==> garnet: inputs <==
==> flow/design.v <==
`timescale 1ns / 1ps
module compl_mul(
   input logic clk_i, 
   input logic srst_i,
   input logic signed [17:0]data_a_i_i,   
   input logic signed [17:0]data_a_q_i,   
   input logic signed [17:0]data_b_i_i,   
   input logic signed [17:0]data_b_q_i,   
   output  logic signed  [36:0]data_i_o,    
   output  logic signed [36:0]data_q_o     
   );
   logic signed [35:0] prod_ii, prod_iq, prod_qi, prod_qq;
   assign prod_ii = data_a_i_i * data_b_i_i;
   assign prod_qq = data_a_q_i * data_b_q_i;
   assign prod_iq = data_a_i_i * data_b_q_i;
   assign prod_qi = data_a_q_i * data_b_i_i;
   always_ff@(posedge clk_i) begin
       if(srst_i)begin
           data_i_o<=0;
           data_q_o<=0;
       end
       else begin
           data_i_o<=prod_ii-prod_qq;
           data_q_o<=prod_iq+prod_qi;
       end
   end
endmodule
==> flow/run.sh <==
#!/bin/bash
# the make line also repeats each setting of config.mk as NAME=value (left out here)
make -C /OpenROAD-flow-scripts/flow DESIGN_CONFIG=/design/flow/config.mk WORK_HOME=/design/flow/orfs CLKGATE_MAP_FILE= finish
==> flow/config.mk <==
export PLATFORM = sky130hd
export DESIGN_NAME = compl_mul
export DESIGN_NICKNAME = compl_mul
export VERILOG_FILES = /design/flow/design.v
export SDC_FILE = /design/flow/constraint.sdc
export NUM_CORES = 4
export LEC_CHECK = 0
export CAP_MARGIN = 20
export CELL_PAD_IN_SITES_DETAIL_PLACEMENT = 1
export CELL_PAD_IN_SITES_GLOBAL_PLACEMENT = 0
export CORE_MARGIN = 10
export CORE_UTILIZATION = 49
export CTS_CLUSTER_DIAMETER = 66
export GPL_ROUTABILITY_DRIVEN = 0
export GPL_TIMING_DRIVEN = 1
export PLACE_DENSITY = 0.81
export SLEW_MARGIN = 20
==> flow/constraint.sdc <==
create_clock -name core_clock -period 12.4 [get_ports {clk_i}]
set_input_delay 2.4800 -clock core_clock [delete_from_list [all_inputs] [get_ports {clk_i}]]
set_output_delay 2.4800 -clock core_clock [all_outputs]
set_load 0.01 [all_outputs]
==> inputs of xenon, as changes to garnet <==
==> flow/config.mk (replaced) <==
export PLATFORM = sky130hd
export DESIGN_NAME = compl_mul
export DESIGN_NICKNAME = compl_mul
export VERILOG_FILES = /design/flow/design.v
export SDC_FILE = /design/flow/constraint.sdc
export NUM_CORES = 4
export LEC_CHECK = 0
export CAP_MARGIN = 20
export CELL_PAD_IN_SITES_DETAIL_PLACEMENT = 0
export CELL_PAD_IN_SITES_GLOBAL_PLACEMENT = 0
export CORE_MARGIN = 2
export CORE_UTILIZATION = 65
export CTS_CLUSTER_DIAMETER = 194
export GPL_TIMING_DRIVEN = 0
export SETUP_SLACK_MARGIN = 0.58
export SLEW_MARGIN = 20
==> flow/constraint.sdc (replaced) <==
create_clock -name core_clock -period 9.89 [get_ports {clk_i}]
set_input_delay 1.9780 -clock core_clock [delete_from_list [all_inputs] [get_ports {clk_i}]]
set_output_delay 1.9780 -clock core_clock [all_outputs]
set_load 0.01 [all_outputs]
==> impl_metrics.json <==
{
  "crit_slowest_cell": "fa_1",
  "worstSetupStartpoint": "data_b_q_i[3]",
  "crit_cells": 25,
  "gr-usage-all-layers_pct": 51.2,
  "met1Wirelength_um": 62600,
  "post-cts-setup-buffers": 5,
  "fmax_mhz": 108,
  "outcome": "finished clean"
}
-- figures above: xenon

==> impl_metrics.json <==
{
  "outcome": "complete, but fails checks",
  "failed_checks": "setup timing",
  "worstSetupStartpoint": "data_a_i_i[13]",
  "setup-violations-final": 4,
  "fin_ws_ps": -259,
  "fmax_mhz": 79.0,
  "vias": 44353,
  "crit_path_max_incr_delay_ps": 1110,
  "gr-usage-all-layers_pct": 45.7,
  "wl_met2_um": 108000,
  "crit_slowest_cell": "clkdlybuf4s50_1",
  "met1Wirelength_um": 69400,
  "post-cts-setup-buffers": 0,
  "port_buffers": 147,
  "crit_cells": 24
}
-- figures above: garnet


========
==> build 59: inputs <==
// compl_mul: RTL as listed in full above, without the edits since
clock: 16.0 ns
lec_check: 0
cap_margin: 40
core_aspect_ratio: 0.63
core_margin: 8
core_utilization: 47
cts_cluster_size: 59
gpl_routability_driven: 0
gpl_timing_driven: 0
max_routing_layer: met4
place_density_lb_addon: 0.13
setup_slack_margin: 3.98
slew_margin: 20
run.sh (not shown) runs the stock make flow with config.mk's settings and CLKGATE_MAP_FILE=.
==> build 34: changes against build 59 <==
==> flow/config.mk (replaced) <==
export PLATFORM = sky130hd
export DESIGN_NAME = compl_mul
export DESIGN_NICKNAME = compl_mul
export VERILOG_FILES = /design/flow/design.v
export SDC_FILE = /design/flow/constraint.sdc
export NUM_CORES = 4
export LEC_CHECK = 0
export CAP_MARGIN = 20
export CORE_MARGIN = 2
export CORE_UTILIZATION = 70
export CTS_CLUSTER_SIZE = 37
export MAX_ROUTING_LAYER = met4
export SLEW_MARGIN = 20
==> flow/constraint.sdc (replaced) <==
create_clock -name core_clock -period 8.0 [get_ports {clk_i}]
set_input_delay 1.6000 -clock core_clock [delete_from_list [all_inputs] [get_ports {clk_i}]]
set_output_delay 1.6000 -clock core_clock [all_outputs]
set_load 0.01 [all_outputs]
==> build 9: changes against build 59 <==
==> flow/config.mk (replaced) <==
export PLATFORM = sky130hd
export DESIGN_NAME = compl_mul
export DESIGN_NICKNAME = compl_mul
export VERILOG_FILES = /design/flow/design.v
export SDC_FILE = /design/flow/constraint.sdc
export NUM_CORES = 4
export LEC_CHECK = 0
export CAP_MARGIN = 20
export CORE_MARGIN = 2
export CORE_UTILIZATION = 70
export CTS_CLUSTER_SIZE = 37
export SLEW_MARGIN = 20
==> flow/constraint.sdc (replaced) <==
create_clock -name core_clock -period 7.28 [get_ports {clk_i}]
set_input_delay 1.4560 -clock core_clock [delete_from_list [all_inputs] [get_ports {clk_i}]]
set_output_delay 1.4560 -clock core_clock [all_outputs]
set_load 0.01 [all_outputs]
==> trial 55: changes against build 59 <==
==> flow/config.mk (replaced) <==
export PLATFORM = sky130hd
export DESIGN_NAME = compl_mul
export DESIGN_NICKNAME = compl_mul
export VERILOG_FILES = /design/flow/design.v
export SDC_FILE = /design/flow/constraint.sdc
export NUM_CORES = 4
export LEC_CHECK = 0
export CAP_MARGIN = 20
export CORE_MARGIN = 2
export CORE_UTILIZATION = 40
export SLEW_MARGIN = 20
==> summary of the runs <==
The lowest global-route usage belongs to trial 55, the highest to build 9.
Cell count: trial 55 is smaller than build 34 (1.2%).
Of build 9 and build 59, build 9 has the higher non-clock buffer count (gap 557).
Of trial 55 and build 34, trial 55 has the higher worst setup slack (gap 5.0 ns).
Sequential share of layout area, lowest first: build 9, build 34, build 59, trial 55.
In build 9 the die area is lower than in trial 55, by 42%.
First-iteration DRC count, highest first: build 9, build 59, build 34, trial 55.
Of build 59 and trial 55, build 59 has the higher critical path depth (gap 2).
Flip-flop count is the same in build 59 and trial 55.
Build 9 finished with negative setup slack left. Build 59 completed with no timing, DRC or antenna violations. Build 34 ran to the end with violations: negative setup slack. Trial 55 produced a clean layout.
Wire length: build 59 > build 9 > build 34 > trial 55.
In build 34 the core utilization is lower than in build 9, by 2.4 points.
==> figures <==
metric	build 59	build 9	trial 55	build 34
Result of the run	finished clean	failed layout checks	finished clean	failed layout checks
Layout check failures	-	negative setup slack	-	negative setup slack
Core outline area	108,000 sq um	71,700 sq um	126,000 sq um	71,700 sq um
Length of routed wiring on met1	86.1 mm	58.7 mm	52.0 mm	52.9 mm
Tally of non-filler cells in the final layout	7,237	7,217	7,014	7,102
Met1 demand-to-capacity share in global routing	50.2%	56.6%	27.1%	52.5%
Weighted congestion at the end of routability-driven global placement	-	1.09	0.823	0.952
Vias after detailed routing	39,700	46,400	34,100	42,200
Clk cell area share	0.650%	0.501%	0.569%	0.511%
Number of antenna violations at the first check in global routing	43	36	2	15
Wire length after detailed routing	217 mm	213 mm	122 mm	177 mm
Tapcells	1,470	950	1,650	950
Endpoint required time on the critical path	16.35 ns	7.58 ns	16.31 ns	8.26 ns
Top Metal Used	met4	met5	met5	met4
WL met2	77.3 mm	90.0 mm	61.4 mm	78.4 mm
Worst rel slew slack	31.3%	22.9%	34.6%	40.6%
Post-detail-place hpwl	188 mm	128 mm	94.6 mm	110 mm
Critical path destination	data_q_o[34]	data_i_o[28]	data_i_o[35]	data_q_o[33]
Clock transition at the registers of the reported paths	0.07 ns	0.09 ns	0.07 ns	0.08 ns
Fraction of the core area covered by cells at the end of the flow	52.1%	91.5%	43.1%	89.1%
Placed cell count	7,119	6,865	6,998	6,803

========
==> trial 42 <==
// compl_mul: RTL as listed in full above, without the edits since
make LEC_CHECK=0 ABC_AREA=0 CAP_MARGIN=20 CELL_PAD_IN_SITES_GLOBAL_PLACEMENT=1 CORE_ASPECT_RATIO=1.73 CORE_MARGIN=2 CORE_UTILIZATION=60 CTS_CLUSTER_DIAMETER=95 CTS_CLUSTER_SIZE=97 SLEW_MARGIN=15 TNS_END_PERCENT=20 finish   # period 16.0 ns
==> trial 33: changes against trial 42 <==
- ABC_AREA: 0 -> not set
- CELL_PAD_IN_SITES_GLOBAL_PLACEMENT: 1 -> not set
- CORE_ASPECT_RATIO: 1.73 -> not set
- CORE_UTILIZATION: 60 -> 69
- CTS_CLUSTER_DIAMETER: 95 -> 347
- CTS_CLUSTER_SIZE: 97 -> 92
- PLACE_DENSITY: not set -> 0.39
- SLEW_MARGIN: 15 -> 20
- TNS_END_PERCENT: 20 -> 10
==> flow/constraint.sdc (replaced) <==
create_clock -name core_clock -period 6.55 [get_ports {clk_i}]
set_input_delay 1.3100 -clock core_clock [delete_from_list [all_inputs] [get_ports {clk_i}]]
set_output_delay 1.3100 -clock core_clock [all_outputs]
set_load 0.01 [all_outputs]
==> build 4: changes against trial 42 <==
- ABC_AREA: 0 -> 1
- CELL_PAD_IN_SITES_GLOBAL_PLACEMENT: 1 -> not set
- CORE_ASPECT_RATIO: 1.73 -> not set
- CORE_UTILIZATION: 60 -> 62
- CTS_CLUSTER_DIAMETER: 95 -> 385
- CTS_CLUSTER_SIZE: 97 -> 99
- PLACE_DENSITY: not set -> 0.36
- SETUP_SLACK_MARGIN: not set -> -0.57
- SLEW_MARGIN: 15 -> 20
- TNS_END_PERCENT: 20 -> not set
==> flow/constraint.sdc (replaced) <==
create_clock -name core_clock -period 9.57 [get_ports {clk_i}]
set_input_delay 1.9140 -clock core_clock [delete_from_list [all_inputs] [get_ports {clk_i}]]
set_output_delay 1.9140 -clock core_clock [all_outputs]
set_load 0.01 [all_outputs]
==> trial 95: changes against trial 42 <==
- ABC_AREA: 0 -> not set
- CELL_PAD_IN_SITES_GLOBAL_PLACEMENT: 1 -> not set
- CORE_ASPECT_RATIO: 1.73 -> not set
- CORE_UTILIZATION: 60 -> 70
- CTS_CLUSTER_DIAMETER: 95 -> not set
- CTS_CLUSTER_SIZE: 97 -> 37
- MAX_ROUTING_LAYER: not set -> met4
- SETUP_SLACK_MARGIN: not set -> 1.81
- SLEW_MARGIN: 15 -> 20
- TNS_END_PERCENT: 20 -> not set
==> flow/constraint.sdc (replaced) <==
create_clock -name core_clock -period 7.28 [get_ports {clk_i}]
set_input_delay 1.4560 -clock core_clock [delete_from_list [all_inputs] [get_ports {clk_i}]]
set_output_delay 1.4560 -clock core_clock [all_outputs]
set_load 0.01 [all_outputs]
==> notes <==
- Trial 33 reached the layout checks and failed them: negative setup slack. Trial 42 passed the timing, design-rule and antenna checks. Build 4 completed with no timing, DRC or antenna violations. Trial 95 completed, yet does not pass: negative setup slack.
- Against trial 33, the count of clock-buffer cells in the layout of trial 95 is lower by 1.
- The lowest worst setup slack belongs to trial 95, the highest to trial 42.
- Synthesized area is the same in trial 42 and trial 95.
- Sequential share of layout area: trial 95 < trial 33 < build 4 < trial 42.
- The lowest global-route usage belongs to trial 42, the highest to trial 95.
- Of trial 95 and trial 33, trial 95 has the higher cell count (gap about 3.3%, measured against trial 33).
- Against trial 33, the via count of build 4 is higher by 1.1%.
- In trial 42 the non-clock buffer count is lower than in trial 95, by 911.

========
==> inputs of v8 <==
RTL: the design.v shown in full above, as it stands there.
Settings: LEC_CHECK=0, ABC_AREA=1, CAP_MARGIN=20, CORE_MARGIN=2, CORE_UTILIZATION=60, CTS_CLUSTER_DIAMETER=385, CTS_CLUSTER_SIZE=99, PLACE_DENSITY=0.42, SETUP_SLACK_MARGIN=2.26, SLEW_MARGIN=20; clock period 9.57 ns.
==> v19 (differences from v8) <==
- ABC_AREA: 1 -> unset
- CORE_UTILIZATION: 60 -> 40
- CTS_CLUSTER_DIAMETER: 385 -> unset
- CTS_CLUSTER_SIZE: 99 -> unset
- PLACE_DENSITY: 0.42 -> unset
- SETUP_SLACK_MARGIN: 2.26 -> unset
==> flow/constraint.sdc (replaced) <==
create_clock -name core_clock -period 11.8 [get_ports {clk_i}]
set_input_delay 2.3600 -clock core_clock [delete_from_list [all_inputs] [get_ports {clk_i}]]
set_output_delay 2.3600 -clock core_clock [all_outputs]
set_load 0.01 [all_outputs]
==> changes_impl.md <==
### Physical design

- Comb area share: 70.28%
- Post-CTS resize count: 819
- Status: complete, no violations
- Slowest CP cell: fa_2
- Slew margin rel.: 58.98%
[end of results for v8]
==> changes_impl.md <==
### Physical design

- Status: complete, no violations
- Post-CTS resize count: 0
- Layout area overhead: 7.198%
- Slowest CP cell: clkdlybuf4s50_1
- Finished Cell Area: 0.05460 mm^2
- Comb area share: 78.37%
- CP max FO: 19
- Final GP Congestion: 0.8440
- Fmax: 94.19 MHz
[end of results for v19]

========
==> 11-03: inputs <==
Starts from the design.v that is shown in full above.
clock: 12.4 ns
lec_check: 0
cap_margin: 20
cell_pad_in_sites_detail_placement: 0
cell_pad_in_sites_global_placement: 0
core_margin: 10
core_utilization: 49
cts_cluster_diameter: 161
gpl_timing_driven: 0
place_density_lb_addon: 0.29
setup_slack_margin: 0.58
slew_margin: 20
==> 06-07: changes against 11-03 <==
CELL_PAD_IN_SITES_DETAIL_PLACEMENT = default   (was 0)
CELL_PAD_IN_SITES_GLOBAL_PLACEMENT = default   (was 0)
CORE_MARGIN = 2   (was 10)
CORE_UTILIZATION = 72   (was 49)
CTS_CLUSTER_DIAMETER = default   (was 161)
GPL_TIMING_DRIVEN = default   (was 0)
MAX_ROUTING_LAYER = met4   (was default)
PLACE_DENSITY_LB_ADDON = 0.25   (was 0.29)
SETUP_SLACK_MARGIN = default   (was 0.58)
==> flow/constraint.sdc (replaced) <==
create_clock -name core_clock -period 7.97 [get_ports {clk_i}]
set_input_delay 1.5940 -clock core_clock [delete_from_list [all_inputs] [get_ports {clk_i}]]
set_output_delay 1.5940 -clock core_clock [all_outputs]
set_load 0.01 [all_outputs]
==> 04-18: changes against 11-03 <==
CORE_MARGIN = 2   (was 10)
CORE_UTILIZATION = 65   (was 49)
CTS_CLUSTER_DIAMETER = 194   (was 161)
CTS_CLUSTER_SIZE = 54   (was default)
GPL_TIMING_DRIVEN = 1   (was 0)
PLACE_DENSITY_LB_ADDON = default   (was 0.29)
==> flow/constraint.sdc (replaced) <==
create_clock -name core_clock -period 7.94 [get_ports {clk_i}]
set_input_delay 1.5880 -clock core_clock [delete_from_list [all_inputs] [get_ports {clk_i}]]
set_output_delay 1.5880 -clock core_clock [all_outputs]
set_load 0.01 [all_outputs]
==> 03-16: changes against 11-03 <==
CELL_PAD_IN_SITES_GLOBAL_PLACEMENT = 3   (was 0)
CORE_MARGIN = 2   (was 10)
CORE_UTILIZATION = 42   (was 49)
CTS_CLUSTER_DIAMETER = 194   (was 161)
CTS_CLUSTER_SIZE = 73   (was default)
SETUP_SLACK_MARGIN = default   (was 0.58)
TNS_END_PERCENT = 25   (was default)
==> flow/constraint.sdc (replaced) <==
create_clock -name core_clock -period 13.3 [get_ports {clk_i}]
set_input_delay 2.6600 -clock core_clock [delete_from_list [all_inputs] [get_ports {clk_i}]]
set_output_delay 2.6600 -clock core_clock [all_outputs]
set_load 0.01 [all_outputs]
==> comparison <==
- 11-03 completed with no timing, DRC or antenna violations. 04-18 completed, yet does not pass: setup timing. 06-07 ended with an error in global routing (5_1_grt) with GRT-0232. 03-16 completed with no timing, DRC or antenna violations.
- Of 06-07 and 03-16, 03-16 has the higher die size (gap about 40%, measured against 03-16).
- The lowest hold slack belongs to 04-18, the highest to 03-16.
- Critical path depth: 03-16 is higher than 11-03 (3).
- Between 04-18 and 11-03, the lower utilization is in 11-03 (gap 32 points).
==> figures <==
| metric | 11-03 | 03-16 | 06-07 | 04-18 |
|---|---|---|---|---|
| Number of buffer and inverter instances along the worst setup path | 7 | 9 | - | 10 |
| Count of instances resized after the clock tree is built | 0 | 0 | 649 | 813 |
| Net total in the final layout | 7386 | 7391 | - | 8097 |
| Total count of hold-check failures in the final report | 0 | 0 | - | 0 |
| Outcome | no timing/DRC/antenna violations | no timing/DRC/antenna violations | stopped before the end | finished with violations |
| Last stage reached | - | - | global routing (5_1_grt) | - |
| Violated checks | - | - | - | setup timing |
| Non-Clock Inverter Count | 1494 | 1494 | - | 1494 |
| Post-route cell area | 54200 um2 | 54700 um2 | - | 65500 um2 |
| Number of DRC markers after the initial detailed-route iteration | 4081 | 3098 | - | 4004 |
| Number of instances on the worst hold path | 4 | 3 | - | 2 |
| Seq area share | 2.73% | 2.71% | - | 2.26% |
